**flow/config.mk**
```make
export PLATFORM = sky130hd
export DESIGN_NAME = top
export DESIGN_NICKNAME = top
export VERILOG_FILES = /design/flow/design.v
export SDC_FILE = /design/flow/constraint.sdc
export NUM_CORES = 4
export LEC_CHECK = 0
export ABC_AREA = 1
export CAP_MARGIN = 20
export CORE_ASPECT_RATIO = 1.39
export CORE_MARGIN = 2
export CORE_UTILIZATION = 72
export CTS_CLUSTER_DIAMETER = 346
export CTS_CLUSTER_SIZE = 11
export HOLD_SLACK_MARGIN = 0.12
export PLACE_DENSITY = 0.37
export SETUP_SLACK_MARGIN = 0.43
export SLEW_MARGIN = 20
export TNS_END_PERCENT = 5
```
**flow/constraint.sdc**
```tcl
create_clock -name core_clock -period 2.85 [get_ports {clk}]
set_input_delay 0.5700 -clock core_clock [delete_from_list [all_inputs] [get_ports {clk}]]
set_output_delay 0.5700 -clock core_clock [all_outputs]
set_load 0.01 [all_outputs]
```
**flow/design.v**
```verilog
module top(clk, rst, start,i, socin1
  ,socin2
  ,socin3
  ,socin4,
  socout1
  ,socout2
  ,socout3
  ,socout4
  ,outReady);
  input i;
  input start;
  input clk;
  input rst;
  input socin1;
  input socin2;
  input socin3;
  input socin4;
  output socout1;
  output socout2;
  output socout3;
  output socout4;
  output outReady;
wire loadOut1
  ,loadOut2
  ,loadOut3
  ,loadOut4
  ,shft
  ,clrCount1
  ,loadDivide1
  ,loadDivide2
  ,loadMultiply
  ,divideDone1
  ,divideDone2
  ,multiplyDone
  ,ngtv
  ,loaded
  ,outDone;
  wire [1:0] sel2;
  CONTROLPATH z0 (
   loadOut1
  ,loadOut2
  ,loadOut3
  ,loadOut4
  ,shft
  ,clrCount1
  ,sel2
  ,loadDivide1
  ,loadDivide2
  ,loadMultiply
  ,divideDone1
  ,divideDone2
  ,multiplyDone
  ,ngtv
  ,loaded
  ,start
  ,clk
  ,rst
  ,outDone
);
 DATAPATH z1 (
   i
  ,clk
  ,rst
  ,socin1
  ,socin2
  ,socin3
  ,socin4
  ,shft
  ,loadOut1
  ,loadOut2
  ,loadOut3
  ,loadOut4
  ,clrCount1
  ,sel2
  ,loadDivide1
  ,loadDivide2
  ,loadMultiply
  ,socout1
  ,socout2
  ,socout3
  ,socout4
  ,divideDone1
  ,divideDone2
  ,multiplyDone
  ,outDone
  ,outReady
  ,loaded
  ,ngtv
);
endmodule
module CONTROLPATH(
   loadOut1
  ,loadOut2
  ,loadOut3
  ,loadOut4
  ,shft
  ,clrCount1
  ,sel2
  ,loadDivide1
  ,loadDivide2
  ,loadMultiply
  ,divideDone1
  ,divideDone2
  ,multiplyDone
  ,ngtv
  ,loaded
  ,start
  ,clk
  ,rst
  ,outDone
);
  input clk;
  input rst;
  input divideDone1;
  input divideDone2;
  input loaded;
  input multiplyDone;
  input ngtv;
  input start;
  input outDone;
  output reg loadOut1;
  output reg loadOut2;
  output reg loadOut3;
  output reg loadOut4;
  output reg clrCount1;
  output reg [1:0] sel2;
  output reg shft;
  output reg loadDivide1;
  output reg loadDivide2;
  output reg loadMultiply;
  reg [4:0] state;
  parameter S0=5'b00000,S1=5'b00001,S2=5'b00010,S3=5'b00011,S4=5'b00100,S5=5'b00101,S6=5'b00110,S7=5'b00111,S8=5'b01000,S9=5'b01001, S10=5'b01010,S11=5'b01011,S12=5'b01100,S13=5'b01101,S14=5'b01110,S15=5'b01111,S16=5'b10000,S17=5'b10001,S18=5'b10010,S19=5'b10011, S20=5'b10100,S21=5'b10101,S22=5'b10110,S23=5'b10111,S24=5'b11000,S25=5'b11001;
  always@(posedge clk)
    if(rst) state <= S0;
    else
    case(state)
      S0: if(start == 1) state <= S1;
      S1: state <= S2;  
      S2: if(loaded) begin if(!ngtv) state <= S3; else state <= S24; end  
      S3: state <= S4;  
      S4: if(divideDone2) state <= S5;  
      S5: state <= S6;  
      S6: if(multiplyDone) state <= S7;  
      S7: state <= S8;  
      S8: state <= S9;  
      S9: if(divideDone2) state <= S10;  
      S10: state <= S11;  
      S11: if(multiplyDone) state <= S12;  
      S12: state <= S13;  
      S13: state <= S14;  
      S14: if(divideDone2) state <= S15;  
      S15: state <= S16;  
      S16: if(multiplyDone) state <= S17;  
      S17: state <= S18;  
      S18: state <= S19;  
      S19: if(divideDone2) state <= S20;  
      S20: state <= S21;  
      S21: if(multiplyDone) state <= S22;  
      S22: state <= S23;  
      S23: if(outDone) state <= S0;
      S24: state <= S25;  
      S25: if(divideDone1) state <= S3;
  default: state <= S0;
    endcase
  always@(*)
    begin
      clrCount1    = (state==S1);
      loadDivide2  = (state==S3)|(state==S8)|(state==S13)|(state==S18);
      loadMultiply = (state==S5)|(state==S10)|(state==S15)|(state==S20);
      loadOut1     = (state==S7);
      loadOut2     = (state==S12);
      loadOut3     = (state==S17);
      loadOut4     = (state==S22);
      shft         = (state==S23);
      loadDivide1  = (state==S24);
      if(state>=S8 && state<=S12) sel2 = 2'd1;
      else if(state>=S13 && state<=S17) sel2 = 2'd2;
      else if(state>=S18 && state<=S23) sel2 = 2'd3;
      else sel2 = 2'd0;
    end
endmodule
module DATAPATH(
   i
  ,clk
  ,rst
  ,socin1
  ,socin2
  ,socin3
  ,socin4
  ,shft
  ,loadOut1
  ,loadOut2
  ,loadOut3
  ,loadOut4
  ,clrCount1
  ,sel2
  ,loadDivide1
  ,loadDivide2
  ,loadMultiply
  ,socout1
  ,socout2
  ,socout3
  ,socout4
  ,divideDone1
  ,divideDone2
  ,multiplyDone
  ,outDone
  ,outReady
  ,loaded
  ,ngtv
);
  input i;
  input clk;
  input rst;
  input socin1;
  input socin2;
  input socin3;
  input socin4;
  input loadOut1;
  input loadOut2;
  input loadOut3;
  input loadOut4;
  input shft;
  input clrCount1;
  input loadMultiply;
  input loadDivide1;
  input loadDivide2;
  input [1:0] sel2;
  output socout1;
  output ngtv;
  output loaded;
  output socout2;
  output socout3;
  output socout4;
  output divideDone1;
  output divideDone2;
  output outDone;
  output outReady;
  output multiplyDone;
  wire ld1;
  wire ld2;
  wire [12:0] current;
  wire [9:0] soc1;
  wire [9:0] soc2;
  wire [9:0] soc3;
  wire [9:0] soc4;
  wire [3:0] count;
  wire [10:0] soc_1;
  wire [10:0] soc_2;
  wire [10:0] soc_3;
  wire [10:0] soc_4;
  wire [43:0] mux_out;
  wire [12:0] sum_out;
  wire [25:0] multiplyOut;
  wire outDone1;
  wire outDone2;
  wire outDone3;
  wire outDone4;
  wire outReady1;
  wire outReady2;
  wire outReady3;
  wire outReady4;
  assign outReady = outReady1&outReady2&outReady3&outReady4;
  assign outDone  = outDone1&outDone2&outDone3&outDone4;
  assign loaded = !ld1;
  wire sel;
  assign sel = current[12];
  assign ngtv = current[12];
  wire [12:0] divideOut;
  wire [12:0] divideIn;
  wire divideDone11;
  wire divideDone12;
  wire divideDone13;
  wire divideDone14;
  wire s1;
  wire s2;
  wire s3;
  wire s4;
  wire [10:0] soc_11;
  wire [10:0] soc_22;
  wire [10:0] soc_33;
  wire [10:0] soc_44;
  assign s1 = |{1'b0,soc1};
  assign s2 = |{1'b0,soc2};
  assign s3 = |{1'b0,soc3};
  assign s4 = |{1'b0,soc4};
  assign divideDone1 = divideDone11&divideDone12&divideDone13&divideDone14;
  SIPO13     S1(current,i,clk,ld1);
  SIPO10     S2(soc1,socin1,clk,ld2);
  SIPO10     S3(soc2,socin2,clk,ld2);
  SIPO10     S4(soc3,socin3,clk,ld2);
  SIPO10     S5(soc4,socin4,clk,ld2);
  COUNTER1   A1(count,clk,clrCount1,rst);
  COMPARATOR C1(count,ld1,ld2);
  DIVIDER1    A2(soc_1,divideDone11,10'd1,soc1,loadDivide1,clk);
  DIVIDER1    A3(soc_2,divideDone12,10'd1,soc2,loadDivide1,clk);
  DIVIDER1    A4(soc_3,divideDone13,10'd1,soc3,loadDivide1,clk);
  DIVIDER1    A5(soc_4,divideDone14,10'd1,soc4,loadDivide1,clk);
  DIVIDER2    A6(divideIn,sum_out,divideOut,loadDivide2,clk,divideDone2);
  MUX1       M1({1'b0,soc1},{1'b0,soc2},{1'b0,soc3},{1'b0,soc4},soc_11,soc_22,soc_33,soc_44,mux_out,sel);
  MUX2       M2(mux_out[43:33],mux_out[32:22],mux_out[21:11],mux_out[10:0],divideIn[10:0],sel2);
  assign divideIn[12:11] = 2'b00;
  MUX3       M3(11'b0,soc_1,s1,soc_11);
  MUX3       M4(11'b0,soc_2,s2,soc_22);
  MUX3       M5(11'b0,soc_3,s3,soc_33);
  MUX3       M6(11'b0,soc_4,s4,soc_44);
  ADDER      W1(mux_out[43:33],mux_out[32:22],mux_out[21:11],mux_out[10:0],sum_out);
  BOOTH      B1(current,{1'b0,divideOut[12:1]},multiplyOut,loadMultiply,clk,multiplyDone);
  PISO       P1(multiplyOut[23:11],socout1,clk,rst,loadOut1,outDone1,outReady1,shft);
  PISO       P2(multiplyOut[23:11],socout2,clk,rst,loadOut2,outDone2,outReady2,shft);
  PISO       P3(multiplyOut[23:11],socout3,clk,rst,loadOut3,outDone3,outReady3,shft);
  PISO       P4(multiplyOut[23:11],socout4,clk,rst,loadOut4,outDone4,outReady4,shft);
endmodule
module SIPO13(d_out,d_in,clk,en);
  input d_in,clk,en;
  output [12:0] d_out;
  reg [12:0] out;
  assign d_out = out;
  always@(posedge clk)
    if(en)
    begin
      out[12] <= d_in;
      out[11:0] <= out[12:1];
    end
endmodule
module SIPO10(d_out,d_in,clk,en);  
  input d_in,clk,en;
  output [9:0] d_out;
  reg [9:0] out;
  assign d_out = out;
  always@(posedge clk)
    if(en)
    begin
      out[9] <= d_in;
      out[8:0] <= out[9:1];
    end
endmodule
module COUNTER1(d_out,clk,clr,rst);
  input clk,clr,rst;
  output reg [3:0] d_out;
  always@(posedge clk)
    begin
      if(rst)
        d_out <= 13;
      else if(clr)
        d_out <= 0;
      else if(d_out < 13)
        d_out <= d_out + 1;
    end
endmodule
module COMPARATOR(din,ld1,ld2);
  input [3:0] din;
  output ld1,ld2;
  assign ld1 = din<13;
  assign ld2 = din<10;
endmodule
module DIVIDER1(d_out,divideDone,numerator,denominator,load,clk);
  input [9:0] numerator,denominator;
  input load,clk;
  output divideDone;
  output [10:0] d_out;  
  reg [3:0] count;  
  reg [10:0] A;  
  reg [10:0] Q; 
  reg [9:0] M;  
  wire [10:0]AM;
  assign AM = A-M;
  assign d_out = Q;
  assign divideDone = (count==10);
  always@(posedge clk)
    begin
      if(load==1)
        begin
          count <= 0;
          A <= {1'b0,numerator};
          M <= denominator;
          Q <= 0;
        end
      else if(count < 11)
        begin
          count <= count +1 ;
          if(A<M)
            begin 
             Q <= Q << 1;
             A <= A << 1;
            end
          else
            begin
              Q <= {Q[9:0],1'b1};
              A <= {AM[9:0],1'b0};
            end
        end
    end
endmodule
module DIVIDER2(numerator,denominator,d_out,load,clk,divideDone);
  input [12:0] numerator,denominator;
  input load,clk;
  output [12:0] d_out;
  output divideDone;
  reg [12:0] Q;
  reg[13:0] A;
  reg [12:0] M;
  reg [3:0] count;
  wire [13:0] AM;
  assign AM = A-M;
  assign d_out = Q;
  assign divideDone = (count==13);
  always@(posedge clk)
    begin
      if(load)
        begin
          count <= 0;
          Q <= 0;
          M <= denominator;
          A <= {1'b0,numerator};
        end
      else if(count < 13)
        begin
          count <= count+1;
          if(A < M)
            begin
              Q <= Q << 1;
              A <= A << 1;
            end
          else 
            begin
              A <= {AM[12:0],1'b0};
              Q <= {Q[12:0],1'b1};
            end
         end
    end
endmodule
module ADDER(in1,in2,in3,in4,out);
  input [10:0] in1;
  input [10:0] in2;
  input [10:0] in3;
  input [10:0] in4;
  output reg [12:0] out;
  always@(*)
    out = {2'b00,in1}+{2'b00,in2}+{2'b00,in3}+{2'b00,in4};
endmodule
module MUX1(in1,in2,in3,in4,in5,in6,in7,in8,out,sel);
  input [10:0] in1;
  input [10:0] in2;
  input [10:0] in3;
  input [10:0] in4;
  input [10:0] in5;
  input [10:0] in6;
  input [10:0] in7;
  input [10:0] in8;
  input sel;
  output reg [43:0] out;
  always@(*)
    out = sel ? {in5,in6,in7,in8}:{in1,in2,in3,in4};
endmodule
module MUX2(in1,in2,in3,in4,out,sel);
  input [10:0] in1;
  input [10:0] in2;
  input [10:0] in3;
  input [10:0] in4;
  input [1:0] sel;
  output reg [10:0] out;
  always@(*)
    case(sel)
      2'b00: out[10:0] = in1[10:0];
      2'b01: out[10:0] = in2[10:0];
      2'b10: out[10:0] = in3[10:0];
      2'b11: out[10:0] = in4[10:0];
    endcase
endmodule
module MUX3(in1,in2,sel,out);
  input [10:0] in1;
  input [10:0] in2;
  input sel;
  output reg [10:0] out;
  always@(*)
    out = sel ? in2:in1;
endmodule
module BOOTH(in1,in2,out,load,clk,done);
  input [12:0] in1,in2;
  input clk,load;
  output [25:0] out;
  output done;
  reg [12:0] A;
  reg [12:0] Q;
  reg [12:0] M;
  wire [13:0] AM1;
  wire [13:0] AM2;
  assign AM1 = {A[12],A}+{M[12],M};
  assign AM2 = {A[12],A}-{M[12],M};
  assign out = {A,Q};
  reg [3:0] count;
  reg Q_1;
  assign done = (count==13);
  always@(posedge clk)
    begin
      if(load)
        begin
          count <= 0;
          A <= 0;
          M <= in1;
          Q <= in2;
          Q_1 <= 0;
        end
      else if(count < 13)
        begin
          count <= count + 1;
          if(in2 == 4096)
            begin
            A<= 0;
          	Q <= in1;
            end
          else if({Q[0],Q_1} == 2'b00 | {Q[0],Q_1} == 2'b11)
             begin
               A <= {A[12],A[12:1]};
               Q <= {A[0],Q[12:1]};
               Q_1 <= Q[0];
             end
          else if({Q[0],Q_1} == 2'b01)
            begin
              A <= AM1[13:1];
              Q <= {AM1[0],Q[12:1]};
              Q_1 <= Q[0];
            end
          else
            begin
              A <= AM2[13:1];
              Q <= {AM2[0],Q[12:1]};
              Q_1 <= Q[0];
            end
        end 
    end
endmodule
module PISO(d_in,d_out,clk,rst,load,done,ready,shft);
  input [12:0] d_in;
  input clk;
  input rst;
  input load;
  input shft;
  output d_out;
  output done;
  output ready;
  reg [12:0] out;
  reg [4:0] count;
  assign d_out = out[0];
  assign done = count==13;
  assign ready = !done;
  always@(posedge clk)
    begin
      if(rst)
        count <= 13;
      else if(load)
        begin
          out <= d_in;
          count <= 1;
        end
      else if(count < 13 & shft)
        begin
        count <= count+1;
          out <= out >>1;
        end
    end
endmodule
```
**flow/run.sh**
```bash
#!/bin/bash
# the make line also repeats each setting of config.mk as NAME=value (left out here)
make -C /OpenROAD-flow-scripts/flow DESIGN_CONFIG=/design/flow/config.mk WORK_HOME=/design/flow/orfs CLKGATE_MAP_FILE= finish
```
==> flow_metrics.tcl, run 1 <==
# collected from the flow reports
set metrics [dict create \
    cts_max_level 2 \
    synth.yosys.seq_area_share 0.459 \
    placedInstanceArea_mm2 0.0231 \
    synthDominantAreaCellType "sky130_fd_sc_hd__edfxtp_1" \
    die_area_mm2 0.0307 \
    holdPathEnd "z1.B1.M[0]" \
    cp_max_fo 4 \
    power_frac_clock 0.146 \
    setup_viol 11 \
    drc 0 \
    worst_reg2reg_startpoint "z1.S2.out[1]" \
    vdd_ir_drop_max_uv 1140 \
    tightest_slew_ns 0.849 \
    cp-end-kind "register" \
    timing.max_slew.rel_slack 0.433 \
    slew_violations 0 \
    die.size.x_um 149 \
    comb-power_mw 19.6 \
    crit_path_start_kind "register" \
    mappedNetlistArea_mm2 0.0211 \
    shortest_clock_period_the_worst_path_allows_after_layout_ns 4.00 \
    total_power_divided_by_cell_area_mw_per_mm2 1350 \
    grt.total_usage 0.381 \
    fillerInstances 1553 \
    holdBufCountCts 0 \
    via_count 19400 \
    warnings 58 \
    inst_count_dp 3132 \
    checkFailReasons "setup timing" \
    floorplan_nets 2767 \
    reg2reg_slack_ns -1.15 \
    worst_path_max_delay_cell "sky130_fd_sc_hd__fa_1" \
    regArea_mm2 0.00970 \
    postSynthCellCount 2613 \
    synth.cellmix.compoundShare 0.128 \
    core_area_mm2 0.0287 \
    port_buffers 12 \
    worst_slack_ns -1.15 \
    total_congestion_overflow 0 \
    clock_latency_ns 0.56 \
    min_from "z1.S1.out[0]" \
    worst_r2r_path_depth 26 \
    first_global_vias 19900 \
    route.final.wire_length_mm 58.5 \
    synth.cellmix.adderShare 0.0937 \
    cp_data_arrival_time_ns 4.29 \
    pin_count_of_the_biggest_net_entering_global_routing 59 \
    critPathRequiredTime_ns 3.14 \
    synth.top_cells.by_count "sky130_fd_sc_hd__nand2_1 (608), sky130_fd_sc_hd__inv_1 (343), sky130_fd_sc_hd__nor2_1 (238)" \
    seq_power_share 0.268 \
    muxShareOfSynthArea 0 \
    topCombFamilyByArea "simple AND/OR/NAND/NOR gates" \
    syn_avg_cell_area_um2 8.07 \
    netlist_top_cells_area "sky130_fd_sc_hd__edfxtp_1 (28%), sky130_fd_sc_hd__dfxtp_1 (18%), sky130_fd_sc_hd__nand2_1 (11%), sky130_fd_sc_hd__ha_1 (7.5%), sky130_fd_sc_hd__inv_1 (6.1%)" \
    chipHeight_um 206 \
    nNetsFinal 2975 \
    clock_power_mw 4.89 \
    fin_cells 3227 \
    most_common_cell_in_the_netlist "sky130_fd_sc_hd__nand2_1" \
    final_hold_viol_count 0 \
    postRouteAntennaNets 0 \
    hold_path_depth 0 \
    yosysWarnings 12 \
    final_min_period_over_clock_period 1.40 \
    timing.critical_path.from "z1.S2.out[1]" \
    finClkSkew_ns 0.0236 \
    xor_share 0.0195 \
    crit-reg2reg-capture "z1.A6.M[11]" \
    drtIter0Drc 1561 \
    grt_pass1_wl_mm 93.3 \
    power.switching_mw 14.5 \
    post-route-util 0.866 \
    hpwlAfterDp_mm 40.0 \
    fmax_ghz 0.250 \
    synth.cellmix.simpleShare 0.218 \
    clock-sinks 387 \
    syn_to_final_growth_pct 17.8 \
    cp.depth 26 \
    tritoncts "done" \
    fp-utilization 0.736 \
    mi_logic_area_mm2 0.0102 \
    run_status "failed layout checks" \
    critPathMaxStageDelay_ns 0.51 \
    timing.setup.critical_path_class "register to register" \
    numCtsBuffers 41 \
    rsz_0062_raised_after_global_routing "true" \
    max_cap_viol_count 0 \
    dr.pass1.iters 6 \
    worst_setup_hold_path_clk_slew_ns 0.06 \
    internal_power_mw 19.0 \
    routabilityCongestion 0.998 \
    setup.worst_path.end "z1.A6.M[11]" \
    core.rowCount 73 \
    ys.flops 387 \
    async_set_or_reset_flop_fraction_in_the_synthesized_netlist 0 \
    grt_antenna_before_repair 0 \
    dominantRegCellSynth "sky130_fd_sc_hd__edfxtp_1" \
    seq-power_mw 9.00 \
    yosys_cells 2613 \
    holdCritPathClass "register to register" \
    number_of_placed_i_o_pins 13 \
    switching_share 0.432 \
    cts.path.max_buffers 3 \
    diodes 0 \
    power.combinational.fraction 0.586 \
    yosysTopAreaCellShare 0.276 \
    synth.lib_cells_used.distinct 50 \
    post-route-cell-area_mm2 0.0249 \
    drt-wirelength-per-cell_um 18.1 \
    post_drt_via_cell_ratio 6.03 \
    worstPathBufferInverterCount 5 \
    synth-area-yosys_mm2 0.0211 \
    cts_root_buffer "sky130_fd_sc_hd__clkbuf_16" \
    cp_top_family "simple AND/OR/NAND/NOR gates" \
    enable_flop_cells 194 \
    leakage_nw 11.6 \
    power-top-group "combinational logic" \
]
[repair_timing]
action,4_1_cts,5_1_grt
endpoints found under the setup margin,24,42
gates resized,57,38
setup buffers,19,2
pin swaps,48,20
[final cells by class]
cell class,instances,share of cell area
Inverter,354,0.0539
Clock inverter,4,0.00211
Multi-Input combinational cell,1784,0.410
Sequential cell,387,0.390
Timing Repair Buffer,253,0.0789
Tap cell,375,0.0189
Clock buffer,70,0.0457
[per-layer routing]
| layer | vias up | routed length (um) | global-route usage | share of wire |
|---|---|---|---|---|
| met5 | - | 0 | 0 | 0 |
| met4 | 0 | 3780 | 0.248 | 0.065 |
| met1 | 9071 | 20400 | 0.391 | 0.35 |
| met3 | 303 | 3660 | 0.0645 | 0.062 |
| met2 | 991 | 30600 | 0.707 | 0.52 |
| li1 | 9079 | - | - | - |
[through the flow]
stage	setup TNS, ns	total power, mW	setup WS [ns]	hold WS, ns
after floorplan	-40.65	20.1	-0.950	0.400
after global placement	-9.96	25.1	-1.20	0.403
after detailed placement	-10.63	25.9	-1.26	0.417
after CTS	-9.07	32.3	-1.08	0.414
after global routing	-11.46	35.7	-1.39	0.420
final	-9.71	33.5	-1.15	0.417
==> run 2, diff against run 1 <==
ABC_AREA = 0   (was 1)
CAP_MARGIN = 15   (was 20)
CORE_ASPECT_RATIO = 0.64   (was 1.39)
CTS_CLUSTER_DIAMETER = unset   (was 346)
CTS_CLUSTER_SIZE = 72   (was 11)
HOLD_SLACK_MARGIN = -0.0   (was 0.12)
PLACE_DENSITY = unset   (was 0.37)
PLACE_DENSITY_LB_ADDON = 0.26   (was unset)
SETUP_SLACK_MARGIN = 0.79   (was 0.43)
TNS_END_PERCENT = unset   (was 5)
clock period = 2.74 ns   (was 2.85 ns; I/O delays follow)
==> flow_metrics.tcl, run 2 <==
# yosys + openroad results
set metrics [dict create \
    run_status "aborted with a tool error" \
    flow.stopped_at "global routing" \
    synth.yosys.seq_area_share 0.476 \
    die_area_mm2 0.0297 \
    routabilityCongestion 0.926 \
    synthDominantAreaCellType "sky130_fd_sc_hd__edfxtp_1" \
    syn_avg_cell_area_um2 10.1 \
    yosysTopAreaCellShare 0.286 \
    most_common_cell_in_the_netlist "sky130_fd_sc_hd__nand2_1" \
    clock-sinks 387 \
    xor_share 0.0314 \
    enable_flop_cells 194 \
    core.rowCount 49 \
    synth.cellmix.simpleShare 0.142 \
    synth.lib_cells_used.distinct 85 \
    mappedNetlistArea_mm2 0.0204 \
    placedInstanceArea_mm2 0.0223 \
    numCtsBuffers 36 \
    chipHeight_um 139 \
    fp-utilization 0.728 \
    floorplan_nets 2175 \
    dominantRegCellSynth "sky130_fd_sc_hd__edfxtp_1" \
    cts.path.max_buffers 3 \
    core_area_mm2 0.0280 \
    place_worst_setup_slack_ns -1.89 \
    hpwlAfterDp_mm 37.4 \
    postSynthCellCount 2021 \
    holdBufCountCts 0 \
    synth.cellmix.adderShare 0.0971 \
    number_of_placed_i_o_pins 13 \
    muxShareOfSynthArea 0.0454 \
    cts_root_buffer "sky130_fd_sc_hd__clkbuf_16" \
    synth-area-yosys_mm2 0.0204 \
    inst_count_dp 2515 \
    topCombFamilyByArea "AND-OR/OR-AND gates" \
    synth.top_cells.by_count "sky130_fd_sc_hd__nand2_1 (202), sky130_fd_sc_hd__edfxtp_1 (194), sky130_fd_sc_hd__dfxtp_1 (193)" \
    netlist_top_cells_area "sky130_fd_sc_hd__edfxtp_1 (29%), sky130_fd_sc_hd__dfxtp_1 (19%), sky130_fd_sc_hd__ha_1 (7.7%), sky130_fd_sc_hd__nand2_1 (3.7%), sky130_fd_sc_hd__a21oi_1 (3.7%)" \
    die.size.x_um 214 \
    yosys_cells 2021 \
    cts_max_level 2 \
    port_buffers 12 \
    ys.flops 387 \
    async_set_or_reset_flop_fraction_in_the_synthesized_netlist 0 \
    yosysWarnings 12 \
    synth.cellmix.compoundShare 0.162 \
]
[run 2: what timing repair did]
action / in CTS
gates resized: 284
gates cloned: 3
setup endpoints to repair: 102
pin swaps: 102
setup buffers: 68
[run 2: stage by stage]
| step | power [mW] | utilization |
|---|---|---|
| 2_1_floorplan | 21.9 | - |
| 3_3_place_gp | 26.6 | 0.799 |
| 3_5_place_dp | 27.8 | 0.799 |
| 4_1_cts | 35.8 | 0.904 |
==> run 3, diff against run 2 <==
ABC_AREA = 1   (was 0)
CORE_ASPECT_RATIO = 0.71   (was 0.64)
CTS_CLUSTER_DIAMETER = 354   (was unset)
CTS_CLUSTER_SIZE = 12   (was 72)
PLACE_DENSITY_LB_ADDON = 0.01   (was 0.26)
SETUP_SLACK_MARGIN = 0.01   (was 0.79)
TNS_END_PERCENT = 70   (was unset)
clock period = 1.89 ns   (was 2.74 ns; I/O delays follow)
==> flow_metrics.tcl, run 3 <==
# yosys + openroad results
set metrics [dict create \
    run_status "aborted with a tool error" \
    flow.stopped_at "global routing" \
    stop_err "[ERROR DPL-0038] Utilization greater than 100%, impossible to legalize" \
    synth.cellmix.compoundShare 0.128 \
    core.rowCount 52 \
    floorplan_nets 2767 \
    clock-sinks 387 \
    die_area_mm2 0.0307 \
    enable_flop_cells 194 \
    die.size.x_um 207 \
    yosysWarnings 12 \
    yosysTopAreaCellShare 0.276 \
    dominantRegCellSynth "sky130_fd_sc_hd__edfxtp_1" \
    yosys_cells 2613 \
    xor_share 0.0195 \
    topCombFamilyByArea "simple AND/OR/NAND/NOR gates" \
    async_set_or_reset_flop_fraction_in_the_synthesized_netlist 0 \
    postSynthCellCount 2613 \
    cts.path.max_buffers 3 \
    numCtsBuffers 38 \
    synthDominantAreaCellType "sky130_fd_sc_hd__edfxtp_1" \
    mappedNetlistArea_mm2 0.0211 \
    fp-utilization 0.737 \
    core_area_mm2 0.0286 \
    netlist_top_cells_area "sky130_fd_sc_hd__edfxtp_1 (28%), sky130_fd_sc_hd__dfxtp_1 (18%), sky130_fd_sc_hd__nand2_1 (11%), sky130_fd_sc_hd__ha_1 (7.5%), sky130_fd_sc_hd__inv_1 (6.1%)" \
    number_of_placed_i_o_pins 13 \
    cts_max_level 2 \
    port_buffers 12 \
    muxShareOfSynthArea 0 \
    placedInstanceArea_mm2 0.0241 \
    most_common_cell_in_the_netlist "sky130_fd_sc_hd__nand2_1" \
    synth.yosys.seq_area_share 0.459 \
    hpwlAfterDp_mm 44.0 \
    chipHeight_um 148 \
    holdBufCountCts 0 \
    synth.cellmix.simpleShare 0.218 \
    syn_avg_cell_area_um2 8.07 \
    synth.cellmix.adderShare 0.0937 \
    synth.top_cells.by_count "sky130_fd_sc_hd__nand2_1 (608), sky130_fd_sc_hd__inv_1 (343), sky130_fd_sc_hd__nor2_1 (238)" \
    routabilityCongestion 1.02 \
    synth-area-yosys_mm2 0.0211 \
    synth.lib_cells_used.distinct 50 \
    cts_root_buffer "sky130_fd_sc_hd__clkbuf_16" \
    ys.flops 387 \
]
## run 3: what timing repair did
action | in CTS
resized | 261
cloned | 1
setup buffers | 47
endpoints found under the hold margin | 0
pin swaps | 93
setup endpoints to repair | 82
## run 3: through the flow
| stage | std cells | hold slack [ns] | power [mW] | worst slack (ns) |
|---|---|---|---|---|
| floorplan | 2613 | 0.400 | 31.3 | -1.90 |
| global placement | 3232 | 0.412 | 40.8 | -2.16 |
| detailed placement | 3232 | 0.405 | 42.6 | -2.31 |
| CTS | 3346 | 0.384 | 54.7 | -2.26 |
==> run 4, diff against run 3 <==
ABC_AREA = 0   (was 1)
CAP_MARGIN = 20   (was 15)
CORE_ASPECT_RATIO = unset   (was 0.71)
CTS_CLUSTER_DIAMETER = 376   (was 354)
CTS_CLUSTER_SIZE = 24   (was 12)
HOLD_SLACK_MARGIN = unset   (was -0.0)
PLACE_DENSITY_LB_ADDON = 0.17   (was 0.01)
SETUP_SLACK_MARGIN = 1.06   (was 0.01)
TNS_END_PERCENT = unset   (was 70)
clock period = 3.89 ns   (was 1.89 ns; I/O delays follow)
==> flow_metrics.tcl, run 4 <==
# collected from the flow reports
set metrics [dict create \
    syn_to_final_growth_pct 11.5 \
    numCtsBuffers 20 \
    nNetsFinal 2250 \
    worstPathCellList "nor4_2 > a31oi_2 > buf_4 > a22o_1 > ha_2 > inv_2 > fa_2 > nor2b_2 > o21ai_2 > a21oi_2 > o21ai_1 > nand2b_1 > a31oi_2 > buf_4 > o211ai_1 > fa_1 > ha_4 > or2_4 > mux2i_1 > a311oi_1 > o311ai_1" \
    power.switching_mw 9.46 \
    regArea_mm2 0.00971 \
    checkFailReasons "setup timing" \
    setup.worst_path.end "z1.A6.M[11]" \
    mi_logic_area_mm2 0.0102 \
    final_hold_viol_count 0 \
    holdPathEnd "z1.B1.M[4]" \
    worst_path_max_delay_cell "sky130_fd_sc_hd__fa_1" \
    max_cap_viol_count 0 \
    seq_power_share 0.302 \
    switching_share 0.417 \
    first_global_vias 15000 \
    cts.path.max_buffers 3 \
    yosysWarnings 12 \
    final_min_period_over_clock_period 1.18 \
    synth.cellmix.compoundShare 0.162 \
    cp.depth 21 \
    crit-reg2reg-capture "z1.A6.M[11]" \
    worst_setup_hold_path_clk_slew_ns 0.10 \
    synth.cellmix.adderShare 0.0971 \
    grt_pass1_wl_mm 75.1 \
    rsz_0062_raised_after_global_routing "true" \
    yosysTopAreaCellShare 0.286 \
    xor_share 0.0314 \
    drt-wirelength-per-cell_um 19.3 \
    drtIter0Drc 1210 \
    chipHeight_um 172 \
    cp_max_fo 3 \
    critPathMaxStageDelay_ns 0.51 \
    muxShareOfSynthArea 0.0454 \
    yosys_cells 2021 \
    topCombFamilyByArea "AND-OR/OR-AND gates" \
    drc 0 \
    synth.yosys.seq_area_share 0.476 \
    finClkSkew_ns 0.0220 \
    clock_power_mw 2.33 \
    via_count 15500 \
    critPathRequiredTime_ns 4.16 \
    run_status "failed layout checks" \
    cts_root_buffer "sky130_fd_sc_hd__clkbuf_16" \
    comb-power_mw 13.5 \
    worst_reg2reg_startpoint "z1.S2.out[6]" \
    gr-usage-met3 0.0346 \
    met1_usage 0.400 \
    fmax_ghz 0.218 \
    syn_avg_cell_area_um2 10.1 \
    tightest_slew_ns 1.10 \
    worst_r2r_path_depth 21 \
    postRouteAntennaNets 0 \
    core_area_mm2 0.0278 \
    clock_latency_ns 0.54 \
    most_common_cell_in_the_netlist "sky130_fd_sc_hd__nand2_1" \
    internal_power_mw 13.2 \
    worstPathBufferInverterCount 3 \
    floorplan_nets 2175 \
    setup_viol 8 \
    min_from "z1.S1.out[4]" \
    hold_path_depth 0 \
    post_drt_via_cell_ratio 6.25 \
    post-route-util 0.817 \
    core.rowCount 61 \
    synth.cellmix.simpleShare 0.142 \
    timing.max_slew.rel_slack 0.265 \
    top_usage_layer "met2" \
    leakage_nw 9.08 \
    timing.critical_path.from "z1.S2.out[6]" \
    shortest_clock_period_the_worst_path_allows_after_layout_ns 4.58 \
    cp_data_arrival_time_ns 4.85 \
    warnings 56 \
    number_of_placed_i_o_pins 13 \
    seq-power_mw 6.84 \
    slew_violations 0 \
    cts_max_level 1 \
    hpwlAfterDp_mm 34.1 \
    place_worst_setup_slack_ns -0.619 \
    vdd_ir_drop_max_uv 806 \
    synth.top_cells.by_count "sky130_fd_sc_hd__nand2_1 (202), sky130_fd_sc_hd__edfxtp_1 (194), sky130_fd_sc_hd__dfxtp_1 (193)" \
    mappedNetlistArea_mm2 0.0204 \
    power-top-group "combinational logic" \
    async_set_or_reset_flop_fraction_in_the_synthesized_netlist 0 \
    tritoncts "done" \
    die_area_mm2 0.0296 \
    netlist_top_cells_area "sky130_fd_sc_hd__edfxtp_1 (29%), sky130_fd_sc_hd__dfxtp_1 (19%), sky130_fd_sc_hd__ha_1 (7.7%), sky130_fd_sc_hd__nand2_1 (3.7%), sky130_fd_sc_hd__a21oi_1 (3.7%)" \
    pin_count_of_the_biggest_net_entering_global_routing 72 \
    fillerInstances 1676 \
    diodes 0 \
    total_power_divided_by_cell_area_mw_per_mm2 998 \
    grt_antenna_before_repair 1 \
    met2_usage 0.572 \
    cp-end-kind "register" \
    port_buffers 12 \
    reg2reg_slack_ns -0.69 \
    grt.total_usage 0.319 \
    postSynthCellCount 2021 \
    ys.flops 387 \
    power.combinational.fraction 0.596 \
    totalNegativeSetupSlack_ns -3.67 \
    inst_count_dp 2432 \
    clock-sinks 387 \
    total_congestion_overflow 0 \
    timing.setup.critical_path_class "register to register" \
    route.final.wire_length_mm 48.0 \
    enable_flop_cells 194 \
    dominantRegCellSynth "sky130_fd_sc_hd__edfxtp_1" \
    crit_path_start_kind "register" \
    holdCritPathClass "register to register" \
    cp_top_family "AND-OR/OR-AND gates" \
    power_frac_clock 0.103 \
    synth-area-yosys_mm2 0.0204 \
    die.size.x_um 172 \
    routabilityCongestion 0.928 \
    fin_worst_hold_slack_ns 0.444 \
    worst_slack_ns -0.688 \
    holdBufCountCts 0 \
    dr.pass1.iters 5 \
    synth.lib_cells_used.distinct 85 \
    fin_cells 2488 \
    synthDominantAreaCellType "sky130_fd_sc_hd__edfxtp_1" \
    fp-utilization 0.733 \
]
[run 4: per-layer routing]
layer / vias up / wire [um]
met3: 123 / 2300
met5: - / 0
met2: 456 / 24200
met4: 0 / 1810
li1: 7434 / -
met1: 7526 / 19700
[run 4: cell type report]
cell class,instances,share of cell area
clock buffer,35,0.0255
clock inverter,1,0.00132
tap,378,0.0208
multi-input combinational,1396,0.451
inverter,156,0.0258
sequential,387,0.428
timing repair buffer,135,0.0478
[run 4: through the flow]
step	power (mW)	area, um^2
4_1_cts	21.5	22400
3_5_place_dp	18.6	21500
5_1_grt	24.2	22700
6_report	22.7	22700
3_3_place_gp	18.0	21500
2_1_floorplan	15.2	20500
[run 4: repair_timing]
item	CTS	global route
endpoints found under the setup margin	37	33
cloned	0	0
setup buffers	8	12
hold endpoints to repair	0	0
pin swaps	24	33
gates resized	38	41
==> run 5, diff against run 4 <==
ABC_AREA = unset   (was 0)
CORE_UTILIZATION = 54   (was 72)
CTS_CLUSTER_DIAMETER = unset   (was 376)
CTS_CLUSTER_SIZE = 99   (was 24)
PLACE_DENSITY = 0.6   (was unset)
PLACE_DENSITY_LB_ADDON = unset   (was 0.17)
SETUP_SLACK_MARGIN = unset   (was 1.06)
clock period = 3.54 ns   (was 3.89 ns; I/O delays follow)
==> flow_metrics.tcl, run 5 <==
# collected from the flow reports
set metrics [dict create \
    total_congestion_overflow 0 \
    fin_worst_hold_slack_ns 0.426 \
    drt-wirelength-per-cell_um 17.7 \
    floorplan_nets 2175 \
    port_buffers 12 \
    place_worst_setup_slack_ns -1.03 \
    muxShareOfSynthArea 0.0454 \
    pin_count_of_the_biggest_net_entering_global_routing 129 \
    internal_power_mw 16.2 \
    netlist_top_cells_area "sky130_fd_sc_hd__edfxtp_1 (29%), sky130_fd_sc_hd__dfxtp_1 (19%), sky130_fd_sc_hd__ha_1 (7.7%), sky130_fd_sc_hd__nand2_1 (3.7%), sky130_fd_sc_hd__a21oi_1 (3.7%)" \
    synth.lib_cells_used.distinct 85 \
    topCombFamilyByArea "AND-OR/OR-AND gates" \
    clock-sinks 387 \
    setup_viol 8 \
    seq-power_mw 7.45 \
    mi_logic_area_mm2 0.0102 \
    worstPathCellList "nor4_4 > a31oi_4 > a22oi_2 > inv_1 > ha_1 > a21o_1 > a21oi_2 > nand2b_4 > a21oi_4 > o41a_1 > a311oi_2 > xor2_1 > fa_2 > inv_2 > ha_4 > nor2_1 > a311oi_1 > o311ai_1" \
    timing.max_slew.rel_slack 0.343 \
    timing.setup.critical_path_class "register to register" \
    drtIter0Drc 896 \
    power-top-group "combinational logic" \
    synth.cellmix.simpleShare 0.142 \
    final_hold_viol_count 0 \
    die.size.x_um 198 \
    mappedNetlistArea_mm2 0.0204 \
    min_from "z1.S1.out[0]" \
    hpwlAfterDp_mm 33.6 \
    async_set_or_reset_flop_fraction_in_the_synthesized_netlist 0 \
    top_usage_layer "met2" \
    fp-utilization 0.544 \
    diodes 0 \
    synth.yosys.seq_area_share 0.476 \
    nNetsFinal 2313 \
    vdd_ir_drop_max_uv 763 \
    met2_usage 0.437 \
    regArea_mm2 0.00969 \
    synth.cellmix.compoundShare 0.162 \
    most_common_cell_in_the_netlist "sky130_fd_sc_hd__nand2_1" \
    tightest_slew_ns 0.979 \
    power.combinational.fraction 0.552 \
    routabilityCongestion 0.944 \
    grt.total_usage 0.249 \
    drc 0 \
    clock_latency_ns 0.57 \
    cts_max_level 2 \
    dominantRegCellSynth "sky130_fd_sc_hd__edfxtp_1" \
    yosys_cells 2021 \
    synth-area-yosys_mm2 0.0204 \
    run_status "failed layout checks" \
    holdBufCountCts 0 \
    cp_data_arrival_time_ns 4.67 \
    comb-power_mw 14.6 \
    worst_r2r_path_depth 18 \
    worst_path_max_delay_cell "sky130_fd_sc_hd__fa_2" \
    leakage_nw 9.64 \
    worst_setup_hold_path_clk_slew_ns 0.06 \
    fillerInstances 3050 \
    dr.pass1.iters 7 \
    power.switching_mw 10.3 \
    holdPathEnd "z1.B1.M[0]" \
    worstPathBufferInverterCount 2 \
    synth.top_cells.by_count "sky130_fd_sc_hd__nand2_1 (202), sky130_fd_sc_hd__edfxtp_1 (194), sky130_fd_sc_hd__dfxtp_1 (193)" \
    power_frac_clock 0.166 \
    clock_power_mw 4.41 \
    worst_reg2reg_startpoint "z1.S2.out[6]" \
    timing.critical_path.from "z1.S2.out[6]" \
    xor_share 0.0314 \
    worst_slack_ns -0.833 \
    syn_avg_cell_area_um2 10.1 \
    slew_violations 0 \
    cp_max_fo 4 \
    setup.worst_path.end "z1.A6.M[11]" \
    met1_usage 0.324 \
    chipHeight_um 198 \
    die_area_mm2 0.0393 \
    holdCritPathClass "register to register" \
    number_of_placed_i_o_pins 13 \
    reg2reg_slack_ns -0.83 \
    post_drt_via_cell_ratio 5.60 \
    tritoncts "done" \
    ys.flops 387 \
    first_global_vias 14800 \
    cp-end-kind "register" \
    finClkSkew_ns 0.0261 \
    enable_flop_cells 194 \
    cp.depth 18 \
    max_cap_viol_count 0 \
    grt_antenna_before_repair 0 \
    core_area_mm2 0.0374 \
    fmax_ghz 0.229 \
    hold_path_depth 0 \
    rsz_0062_raised_after_global_routing "true" \
    critPathRequiredTime_ns 3.84 \
    yosysTopAreaCellShare 0.286 \
    checkFailReasons "setup timing" \
    total_power_divided_by_cell_area_mw_per_mm2 1110 \
    core.rowCount 71 \
    via_count 15200 \
    route.final.wire_length_mm 47.7 \
    critPathMaxStageDelay_ns 0.55 \
    final_min_period_over_clock_period 1.24 \
    numCtsBuffers 43 \
    postRouteAntennaNets 0 \
    grt_pass1_wl_mm 78.0 \
    crit_path_start_kind "register" \
    switching_share 0.389 \
    cp_top_family "AND-OR/OR-AND gates" \
    yosysWarnings 12 \
    syn_to_final_growth_pct 17.3 \
    post-route-util 0.639 \
    cts_root_buffer "sky130_fd_sc_hd__clkbuf_16" \
    synth.cellmix.adderShare 0.0971 \
    cts.path.max_buffers 3 \
    seq_power_share 0.281 \
    shortest_clock_period_the_worst_path_allows_after_layout_ns 4.37 \
    synthDominantAreaCellType "sky130_fd_sc_hd__edfxtp_1" \
    postSynthCellCount 2021 \
    gr-usage-met3 0.0310 \
    warnings 57 \
    crit-reg2reg-capture "z1.A6.M[11]" \
]
run 5: metal layers:
layer / up-vias / wire length (um)
li1: 7587 / -
met1: 7265 / 21700
met2: 243 / 23600
met3: 55 / 1390
met4: 0 / 1020
met5: - / 0
run 5: stage by stage:
step	std cells	setup TNS [ns]	area (um^2)	total power, mW
6_report	2704	-4.84	23900	26.5
5_1_grt	2704	-6.36	23900	28.5
4_1_cts	2693	-3.89	23700	25.4
3_5_place_dp	2609	-6.19	22000	20.4
3_3_place_gp	2609	-5.49	22000	20.1
2_1_floorplan	2021	-3.59	20500	16.6
run 5: repair_timing:
action                                  in CTS  in global routing
cloned                                       0                  0
buffers inserted                             7                 11
pin swaps                                   18                 25
endpoints found under the setup margin       9                  9
resized                                     38                 24
endpoints found under the hold margin        0                  0
run 5: layout make-up:
| type | count | share of cell area |
|---|---|---|
| inverter | 156 | 0.0246 |
| clock inverter | 13 | 0.00639 |
| sequential | 387 | 0.406 |
| timing repair buffer | 175 | 0.0580 |
| tap | 511 | 0.0268 |
| multi-input combinational | 1396 | 0.426 |
| clock buffer | 66 | 0.0521 |
==> run 6, diff against run 5 <==
ABC_AREA = 1   (was unset)
CELL_PAD_IN_SITES_DETAIL_PLACEMENT = 1   (was unset)
CELL_PAD_IN_SITES_GLOBAL_PLACEMENT = 3   (was unset)
CORE_ASPECT_RATIO = 0.64   (was unset)
CORE_MARGIN = 9   (was 2)
CORE_UTILIZATION = 18   (was 54)
CTS_CLUSTER_DIAMETER = 355   (was unset)
CTS_CLUSTER_SIZE = 19   (was 99)
GPL_ROUTABILITY_DRIVEN = 0   (was unset)
HOLD_SLACK_MARGIN = 0.24   (was unset)
MAX_ROUTING_LAYER = met4   (was unset)
MIN_ROUTING_LAYER = met2   (was unset)
PLACE_DENSITY = 0.73   (was 0.6)
SETUP_SLACK_MARGIN = 0.37   (was unset)
SLEW_MARGIN = 5   (was 20)
clock period = 2.83 ns   (was 3.54 ns; I/O delays follow)
==> flow_metrics.tcl, run 6 <==
# collected from the flow reports
set metrics [dict create \
    die_area_mm2 0.130 \
    holdCritPathClass "register to register" \
    crit_path_start_kind "register" \
    cp_max_fo 5 \
    dr.pass1.iters 7 \
    worst_path_max_delay_cell "sky130_fd_sc_hd__fa_1" \
    timing.max_slew.rel_slack 0.301 \
    syn_avg_cell_area_um2 8.07 \
    finClkSkew_ns 0.0326 \
    worst_reg2reg_startpoint "z1.S3.out[4]" \
    power.combinational.fraction 0.641 \
    worst_r2r_path_depth 18 \
    holdPathEnd "z0.state[13]" \
    fillerInstances 13800 \
    clock-sinks 387 \
    mappedNetlistArea_mm2 0.0211 \
    synth.cellmix.compoundShare 0.128 \
    synth-area-yosys_mm2 0.0211 \
    yosysTopAreaCellShare 0.276 \
    tritoncts "done" \
    tightest_slew_ns 1.05 \
    xor_share 0.0195 \
    async_set_or_reset_flop_fraction_in_the_synthesized_netlist 0 \
    seq_power_share 0.251 \
    fin_worst_hold_slack_ns 0.441 \
    yosys_cells 2613 \
    total_congestion_overflow 0 \
    netlist_top_cells_area "sky130_fd_sc_hd__edfxtp_1 (28%), sky130_fd_sc_hd__dfxtp_1 (18%), sky130_fd_sc_hd__nand2_1 (11%), sky130_fd_sc_hd__ha_1 (7.5%), sky130_fd_sc_hd__inv_1 (6.1%)" \
    seq-power_mw 9.02 \
    core_area_mm2 0.116 \
    timing.critical_path.from "z1.S3.out[4]" \
    cts_root_buffer "sky130_fd_sc_hd__clkbuf_16" \
    shortest_clock_period_the_worst_path_allows_after_layout_ns 4.15 \
    fin_cells 4396 \
    topCombFamilyByArea "simple AND/OR/NAND/NOR gates" \
    critPathRequiredTime_ns 3.23 \
    core.rowCount 100 \
    drtIter0Drc 2112 \
    port_buffers 12 \
    vdd_ir_drop_max_uv 1280 \
    postSynthCellCount 2613 \
    via_count 25100 \
    rsz_0062_raised_after_global_routing "true" \
    checkFailReasons "setup timing" \
    hold_path_depth 2 \
    run_status "failed layout checks" \
    fp-utilization 0.182 \
    totalPowerFinal_mw 35.9 \
    worstPathCellList "nor2_2 > nand4_1 > nor2_2 > buf_4 > buf_4 > o22ai_1 > ha_1 > a21o_1 > a221oi_4 > nand3_2 > xor2_4 > fa_1 > ha_4 > inv_1 > nor3_4 > nand2_1 > o2111ai_2 > xor2_1" \
    number_of_placed_i_o_pins 13 \
    slew_violations 0 \
    power.switching_mw 16.4 \
    comb-power_mw 23.0 \
    setup.worst_path.end "z1.A6.M[11]" \
    drc 0 \
    synthDominantAreaCellType "sky130_fd_sc_hd__edfxtp_1" \
    timing.setup.critical_path_class "register to register" \
    met1_usage 0 \
    pin_count_of_the_biggest_net_entering_global_routing 66 \
    drt-wirelength-per-cell_um 15.9 \
    floorplan_nets 2767 \
    grt.total_usage 0.165 \
    synth.top_cells.by_count "sky130_fd_sc_hd__nand2_1 (608), sky130_fd_sc_hd__inv_1 (343), sky130_fd_sc_hd__nor2_1 (238)" \
    nNetsFinal 2993 \
    cp_top_family "adder cells" \
    worstPathBufferInverterCount 3 \
    critPathMaxStageDelay_ns 0.50 \
    warnings 55 \
    gr-usage-met3 0.288 \
    route.final.wire_length_mm 69.9 \
    post_drt_via_cell_ratio 5.71 \
    total_power_divided_by_cell_area_mw_per_mm2 1350 \
    internal_power_mw 19.6 \
    worst_setup_hold_path_clk_slew_ns 0.11 \
    first_global_vias 29000 \
    chipHeight_um 292 \
    postRouteAntennaNets 0 \
    final_hold_viol_count 0 \
    crit-reg2reg-capture "z1.A6.M[11]" \
    dominantRegCellSynth "sky130_fd_sc_hd__edfxtp_1" \
    synth.cellmix.simpleShare 0.218 \
    met2_usage 0.144 \
    numCtsBuffers 24 \
    syn_to_final_growth_pct 25.9 \
    ys.flops 387 \
    yosysWarnings 12 \
    power-top-group "combinational logic" \
    top_usage_layer "met3" \
    max_cap_viol_count 0 \
    leakage_nw 11.6 \
    hpwlAfterDp_mm 50.4 \
    most_common_cell_in_the_netlist "sky130_fd_sc_hd__nand2_1" \
    cts_max_level 1 \
    power_frac_clock 0.108 \
    final_min_period_over_clock_period 1.47 \
    cts.path.max_buffers 3 \
    die.size.x_um 446 \
    min_from "z0.state[0]" \
    cp-end-kind "register" \
    worst_slack_ns -1.32 \
    synth.cellmix.adderShare 0.0937 \
    inst_count_dp 4307 \
    enable_flop_cells 194 \
    reg2reg_slack_ns -1.32 \
    switching_share 0.455 \
    synth.lib_cells_used.distinct 50 \
    muxShareOfSynthArea 0 \
    grt_pass1_wl_mm 109 \
    fmax_ghz 0.241 \
    post-route-util 0.228 \
    clock_latency_ns 0.63 \
    setup_viol 12 \
    synth.yosys.seq_area_share 0.459 \
    cp.depth 18 \
    cp_data_arrival_time_ns 4.55 \
    clock_power_mw 3.88 \
    grt_antenna_before_repair 2 \
]
-- run 6: final cells by class --
type | count | area [um^2] | share of cell area
antenna | 10 | 25.0 | 0.000942
clock buffer | 41 | 664 | 0.0250
clock inverter | 2 | 32.5 | 0.00122
inverter | 354 | 1360 | 0.0510
multi-input combinational | 1784 | 10500 | 0.397
sequential | 387 | 9710 | 0.366
tap | 1530 | 1910 | 0.0721
timing repair buffer | 288 | 2310 | 0.0871
-- run 6: repair_timing --
item                       in CTS  in global routing
pin swaps                      44                 31
buffers inserted               17                 17
gates cloned                    1                  0
hold buffers                    0                  0
resized                        63                120
setup endpoints to repair      25                 55
-- run 6: through the flow --
step,area [um^2],setup slack (ns),TNS [ns]
floorplan,21400,-0.967,-6.83
global placement,24900,-1.38,-10.49
detailed placement,24900,-1.40,-11.29
CTS,25900,-1.22,-10.48
global route,26600,-1.58,-13.46
finish,26600,-1.32,-11.40
-- run 6: metal layers --
metal  vias up  routed length [um]
met5         -                   0
met4         0                1290
met3       164               37600
met2      6818               31000
met1      9075                   0
li1       9027                   -
==> run 7, diff against run 6 <==
ABC_AREA = unset   (was 1)
CELL_PAD_IN_SITES_DETAIL_PLACEMENT = unset   (was 1)
CELL_PAD_IN_SITES_GLOBAL_PLACEMENT = unset   (was 3)
CORE_ASPECT_RATIO = unset   (was 0.64)
CORE_MARGIN = 2   (was 9)
CORE_UTILIZATION = 72   (was 18)
CTS_CLUSTER_DIAMETER = unset   (was 355)
CTS_CLUSTER_SIZE = unset   (was 19)
GPL_ROUTABILITY_DRIVEN = unset   (was 0)
HOLD_SLACK_MARGIN = unset   (was 0.24)
MAX_ROUTING_LAYER = unset   (was met4)
MIN_ROUTING_LAYER = unset   (was met2)
PLACE_DENSITY = 0.67   (was 0.73)
SETUP_SLACK_MARGIN = unset   (was 0.37)
SLEW_MARGIN = 20   (was 5)
clock period = 4.05 ns   (was 2.83 ns; I/O delays follow)
==> flow_metrics.tcl, run 7 <==
# collected from the flow reports
set metrics [dict create \
    run_status "failed layout checks" \
    checkFailReasons "setup timing" \
    met2_usage 0.553 \
    synth.yosys.seq_area_share 0.476 \
    synth-area-yosys_mm2 0.0204 \
    enable_flop_cells 194 \
    xor_share 0.0314 \
    nNetsFinal 2258 \
    drtIter0Drc 1429 \
    die_area_mm2 0.0296 \
    chipHeight_um 172 \
    cp_data_arrival_time_ns 4.86 \
    number_of_placed_i_o_pins 13 \
    totalPowerFinal_mw 23.0 \
    yosysTopAreaCellShare 0.286 \
    leakage_nw 9.35 \
    dominantRegCellSynth "sky130_fd_sc_hd__edfxtp_1" \
    warnings 57 \
    cp.depth 19 \
    route.final.wire_length_mm 48.8 \
    hpwlAfterDp_mm 32.2 \
    top_usage_layer "met2" \
    critPathMaxStageDelay_ns 0.53 \
    synth.lib_cells_used.distinct 85 \
    grt_antenna_before_repair 0 \
    power.combinational.fraction 0.547 \
    holdPathEnd "z1.B1.M[0]" \
    fmax_ghz 0.217 \
    clock_latency_ns 0.54 \
    die.size.x_um 172 \
    numCtsBuffers 41 \
    post_drt_via_cell_ratio 6.29 \
    comb-power_mw 12.6 \
    holdCritPathClass "register to register" \
    syn_avg_cell_area_um2 10.1 \
    internal_power_mw 13.6 \
    rsz_0062_raised_after_global_routing "true" \
    power.switching_mw 9.33 \
    port_buffers 12 \
    first_global_vias 15500 \
    cts_max_level 2 \
    core.rowCount 61 \
    worstPathCellList "nor4_4 > a31oi_4 > a22oi_2 > inv_1 > ha_1 > a21o_1 > a21oi_2 > nand2b_4 > a21oi_2 > o41a_1 > xnor2_1 > fa_1 > inv_2 > ha_4 > nor2_2 > nor2_2 > o41ai_4 > o211ai_1 > xor2_1" \
    drt-wirelength-per-cell_um 19.4 \
    worst_setup_hold_path_clk_slew_ns 0.06 \
    cp_top_family "AND-OR/OR-AND gates" \
    synth.top_cells.by_count "sky130_fd_sc_hd__nand2_1 (202), sky130_fd_sc_hd__edfxtp_1 (194), sky130_fd_sc_hd__dfxtp_1 (193)" \
    worst_path_max_delay_cell "sky130_fd_sc_hd__fa_1" \
    pin_count_of_the_biggest_net_entering_global_routing 75 \
    netlist_top_cells_area "sky130_fd_sc_hd__edfxtp_1 (29%), sky130_fd_sc_hd__dfxtp_1 (19%), sky130_fd_sc_hd__ha_1 (7.7%), sky130_fd_sc_hd__nand2_1 (3.7%), sky130_fd_sc_hd__a21oi_1 (3.7%)" \
    synth.cellmix.compoundShare 0.162 \
    setup.worst_path.end "z1.A6.M[10]" \
    syn_to_final_growth_pct 14.0 \
    cp-end-kind "register" \
    yosysWarnings 12 \
    total_congestion_overflow 0 \
    finClkSkew_ns 0.0207 \
    fillerInstances 1653 \
    vdd_ir_drop_max_uv 750 \
    synthDominantAreaCellType "sky130_fd_sc_hd__edfxtp_1" \
    topCombFamilyByArea "AND-OR/OR-AND gates" \
    total_power_divided_by_cell_area_mw_per_mm2 989 \
    clock_power_mw 3.85 \
    setup_viol 6 \
    muxShareOfSynthArea 0.0454 \
    grt_pass1_wl_mm 76.8 \
    final_hold_viol_count 0 \
    place_worst_setup_slack_ns -0.604 \
    core_area_mm2 0.0278 \
    max_cap_viol_count 0 \
    shortest_clock_period_the_worst_path_allows_after_layout_ns 4.60 \
    switching_share 0.406 \
    grt.total_usage 0.325 \
    seq-power_mw 6.54 \
    met1_usage 0.423 \
    final_min_period_over_clock_period 1.14 \
    worstPathBufferInverterCount 2 \
    power_frac_clock 0.168 \
    worst_slack_ns -0.554 \
    reg2reg_slack_ns -0.55 \
    fp-utilization 0.733 \
    dr.pass1.iters 5 \
    via_count 15800 \
    ys.flops 387 \
    worst_reg2reg_startpoint "z1.S2.out[2]" \
    yosys_cells 2021 \
    postRouteAntennaNets 0 \
    post-route-cell-area_mm2 0.0232 \
    clock-sinks 387 \
    async_set_or_reset_flop_fraction_in_the_synthesized_netlist 0 \
    fin_worst_hold_slack_ns 0.429 \
    mappedNetlistArea_mm2 0.0204 \
    gr-usage-met3 0.0540 \
    critPathRequiredTime_ns 4.31 \
    timing.setup.critical_path_class "register to register" \
    most_common_cell_in_the_netlist "sky130_fd_sc_hd__nand2_1" \
    synth.cellmix.simpleShare 0.142 \
    hold_path_depth 0 \
    diodes 0 \
    postSynthCellCount 2021 \
    power-top-group "combinational logic" \
    cp_max_fo 5 \
    seq_power_share 0.285 \
    placedInstanceArea_mm2 0.0214 \
    regArea_mm2 0.00969 \
    cts.path.max_buffers 3 \
    floorplan_nets 2175 \
    worst_r2r_path_depth 19 \
    crit-reg2reg-capture "z1.A6.M[10]" \
    timing.critical_path.from "z1.S2.out[2]" \
    timing.max_slew.rel_slack 0.268 \
    drc 0 \
    tightest_slew_ns 1.10 \
    crit_path_start_kind "register" \
    routabilityCongestion 0.973 \
    slew_violations 0 \
    synth.cellmix.adderShare 0.0971 \
    mi_logic_area_mm2 0.0101 \
    tritoncts "done" \
    holdBufCountCts 0 \
    cts_root_buffer "sky130_fd_sc_hd__clkbuf_16" \
    min_from "z1.S1.out[0]" \
]
-- run 7: through the flow --
stage,cells,utilization,setup TNS [ns]
after floorplan,2021,-,-0.662
after detailed placement,2427,0.772,-2.84
after CTS,2507,0.829,-1.39
after global routing,2514,0.835,-2.95
final,2514,0.835,-2.26
after global placement,2427,0.772,-1.93
-- run 7: metal layers --
metal,wire (um),part of all wire,vias up
met4,1690,0.035,0
li1,-,-,7476
met1,20400,0.42,7609
met5,0,0,-
met3,3350,0.069,135
met2,23400,0.48,591
-- run 7: layout make-up --
type                            instances  area share
Clock inverter                         21     0.00917
Tap cell                              378      0.0204
Timing Repair Buffer                  122      0.0416
Sequential cell                       387       0.418
Inverter                              156      0.0252
Multi-Input combinational cell       1396       0.436
Clock buffer                           54      0.0503
-- run 7: what timing repair did --
item | 4_1_cts | 5_1_grt
gates resized | 35 | 20
endpoints found under the setup margin | 8 | 8
setup buffers | 5 | 6
pin swaps | 14 | 12
==> run 8, diff against run 7 <==
ABC_AREA = 1   (was unset)
CAP_MARGIN = 30   (was 20)
CELL_PAD_IN_SITES_DETAIL_PLACEMENT = 1   (was unset)
CELL_PAD_IN_SITES_GLOBAL_PLACEMENT = 2   (was unset)
CORE_ASPECT_RATIO = 0.73   (was unset)
CORE_MARGIN = 10   (was 2)
CORE_UTILIZATION = 48   (was 72)
CTS_CLUSTER_DIAMETER = 167   (was unset)
GPL_ROUTABILITY_DRIVEN = 0   (was unset)
GPL_TIMING_DRIVEN = 0   (was unset)
HOLD_SLACK_MARGIN = 0.02   (was unset)
MIN_ROUTING_LAYER = met2   (was unset)
PLACE_DENSITY = unset   (was 0.67)
SETUP_SLACK_MARGIN = 1.21   (was unset)
clock period = 5.0 ns   (was 4.05 ns; I/O delays follow)
==> flow_metrics.tcl, run 8 <==
# collected from the flow reports
set metrics [dict create \
    critPathRequiredTime_ns 5.31 \
    post-route-util 0.565 \
    worst_r2r_path_depth 25 \
    die_area_mm2 0.0528 \
    setup_viol 0 \
    timing.max_slew.rel_slack 0.184 \
    worst_reg2reg_startpoint "z1.S3.out[0]" \
    nNetsFinal 2881 \
    topCombFamilyByArea "simple AND/OR/NAND/NOR gates" \
    internal_power_mw 10.6 \
    floorplan_nets 2767 \
    totalNegativeSetupSlack_ns 0 \
    run_status "finished clean" \
    cts_max_level 2 \
    timing.critical_path.from "z1.S3.out[0]" \
    rsz_0062_raised_after_global_routing "true" \
    muxShareOfSynthArea 0 \
    cp.depth 25 \
    totalPowerFinal_mw 19.9 \
    leakage_nw 11.1 \
    min_from "z1.S1.out[0]" \
    fmax_ghz 0.212 \
    vdd_ir_drop_max_uv 708 \
    power-top-group "combinational logic" \
    crit_path_start_kind "register" \
    synth-area-yosys_mm2 0.0211 \
    grt_pass1_wl_mm 111 \
    fin_cells 3329 \
    core.rowCount 65 \
    fin_worst_hold_slack_ns 0.431 \
    yosysWarnings 12 \
    holdBufCountCts 0 \
    crit-reg2reg-capture "z1.A6.M[11]" \
    tritoncts "done" \
    cp_data_arrival_time_ns 5.02 \
    yosys_cells 2613 \
    power.switching_mw 9.28 \
    cts_root_buffer "sky130_fd_sc_hd__clkbuf_16" \
    number_of_placed_i_o_pins 13 \
    holdPathEnd "z1.B1.M[0]" \
    post_drt_via_cell_ratio 7.69 \
    clock_power_mw 3.36 \
    hpwlAfterDp_mm 49.1 \
    drt-wirelength-per-cell_um 21.5 \
    worst_setup_hold_path_clk_slew_ns 0.07 \
    worst_path_max_delay_cell "sky130_fd_sc_hd__fa_1" \
    synth.cellmix.adderShare 0.0937 \
    finClkSkew_ns 0.0214 \
    grt_antenna_before_repair 0 \
    synth.lib_cells_used.distinct 50 \
    port_buffers 11 \
    shortest_clock_period_the_worst_path_allows_after_layout_ns 4.71 \
    route.final.wire_length_mm 71.5 \
    holdCritPathClass "register to register" \
    clock_latency_ns 0.58 \
    dr.pass1.iters 11 \
    cp_max_fo 3 \
    core_area_mm2 0.0433 \
    fillerInstances 5236 \
    cp-end-kind "register" \
    dominantRegCellSynth "sky130_fd_sc_hd__edfxtp_1" \
    cp_top_family "adder cells" \
    fp-utilization 0.487 \
    timing.setup.critical_path_class "register to register" \
    final_min_period_over_clock_period 0.941 \
    synth.cellmix.simpleShare 0.218 \
    first_global_vias 29300 \
    regArea_mm2 0.00969 \
    reg2reg_slack_ns 0.29 \
    seq_power_share 0.263 \
    postRouteAntennaNets 0 \
    switching_share 0.467 \
    max_cap_viol_count 0 \
    mi_logic_area_mm2 0.0102 \
    mappedNetlistArea_mm2 0.0211 \
    numCtsBuffers 41 \
    clock-sinks 387 \
    critPathMaxStageDelay_ns 0.53 \
    xor_share 0.0195 \
    die.size.x_um 265 \
    yosysTopAreaCellShare 0.276 \
    slew_violations 0 \
    drc 0 \
    comb-power_mw 11.3 \
    ys.flops 387 \
    cts.path.max_buffers 3 \
    tightest_slew_ns 1.21 \
    power.combinational.fraction 0.568 \
    warnings 57 \
    netlist_top_cells_area "sky130_fd_sc_hd__edfxtp_1 (28%), sky130_fd_sc_hd__dfxtp_1 (18%), sky130_fd_sc_hd__nand2_1 (11%), sky130_fd_sc_hd__ha_1 (7.5%), sky130_fd_sc_hd__inv_1 (6.1%)" \
    total_power_divided_by_cell_area_mw_per_mm2 812 \
    placedInstanceArea_mm2 0.0222 \
    async_set_or_reset_flop_fraction_in_the_synthesized_netlist 0 \
    syn_to_final_growth_pct 16.1 \
    synth.yosys.seq_area_share 0.459 \
    seq-power_mw 5.23 \
    synth.top_cells.by_count "sky130_fd_sc_hd__nand2_1 (608), sky130_fd_sc_hd__inv_1 (343), sky130_fd_sc_hd__nor2_1 (238)" \
    place_worst_setup_slack_ns 0.0293 \
    postSynthCellCount 2613 \
    syn_avg_cell_area_um2 8.07 \
    post-route-cell-area_mm2 0.0245 \
    chipHeight_um 199 \
    final_hold_viol_count 0 \
    total_congestion_overflow 0 \
    inst_count_dp 3195 \
    drtIter0Drc 4077 \
    power_frac_clock 0.169 \
    worst_slack_ns 0.294 \
    enable_flop_cells 194 \
    most_common_cell_in_the_netlist "sky130_fd_sc_hd__nand2_1" \
    hold_path_depth 0 \
    setup.worst_path.end "z1.A6.M[11]" \
    grt.total_usage 0.403 \
    via_count 25600 \
    worstPathBufferInverterCount 4 \
    synth.cellmix.compoundShare 0.128 \
    synthDominantAreaCellType "sky130_fd_sc_hd__edfxtp_1" \
    pin_count_of_the_biggest_net_entering_global_routing 47 \
]
==> run 8: final cells by class <==
cell class / count / share of cell area
multi-input combinational: 1784 / 0.417
sequential: 387 / 0.396
inverter: 354 / 0.0549
clock buffer: 48 / 0.0438
tap: 569 / 0.0291
timing repair buffer: 71 / 0.0251
buffer: 88 / 0.0203
clock inverter: 27 / 0.0137
antenna: 1 / 0.000102
==> run 8: timing repair <==
item / in CTS / in global routing
resized: 74 / 28
endpoints found under the setup margin: 11 / 11
pin swaps: 41 / 29
setup buffers: 43 / 9
cloned: 1 / 0
==> run 8: routing by layer <==
layer | wire (um) | share of wire | track usage
met5 | 1460 | 0.020 | 0.277
met4 | 5240 | 0.073 | 0.0775
met3 | 31600 | 0.44 | 0.580
met2 | 33200 | 0.46 | 0.425
met1 | 0 | 0 | -
Power and IR drop assume default switching activity.
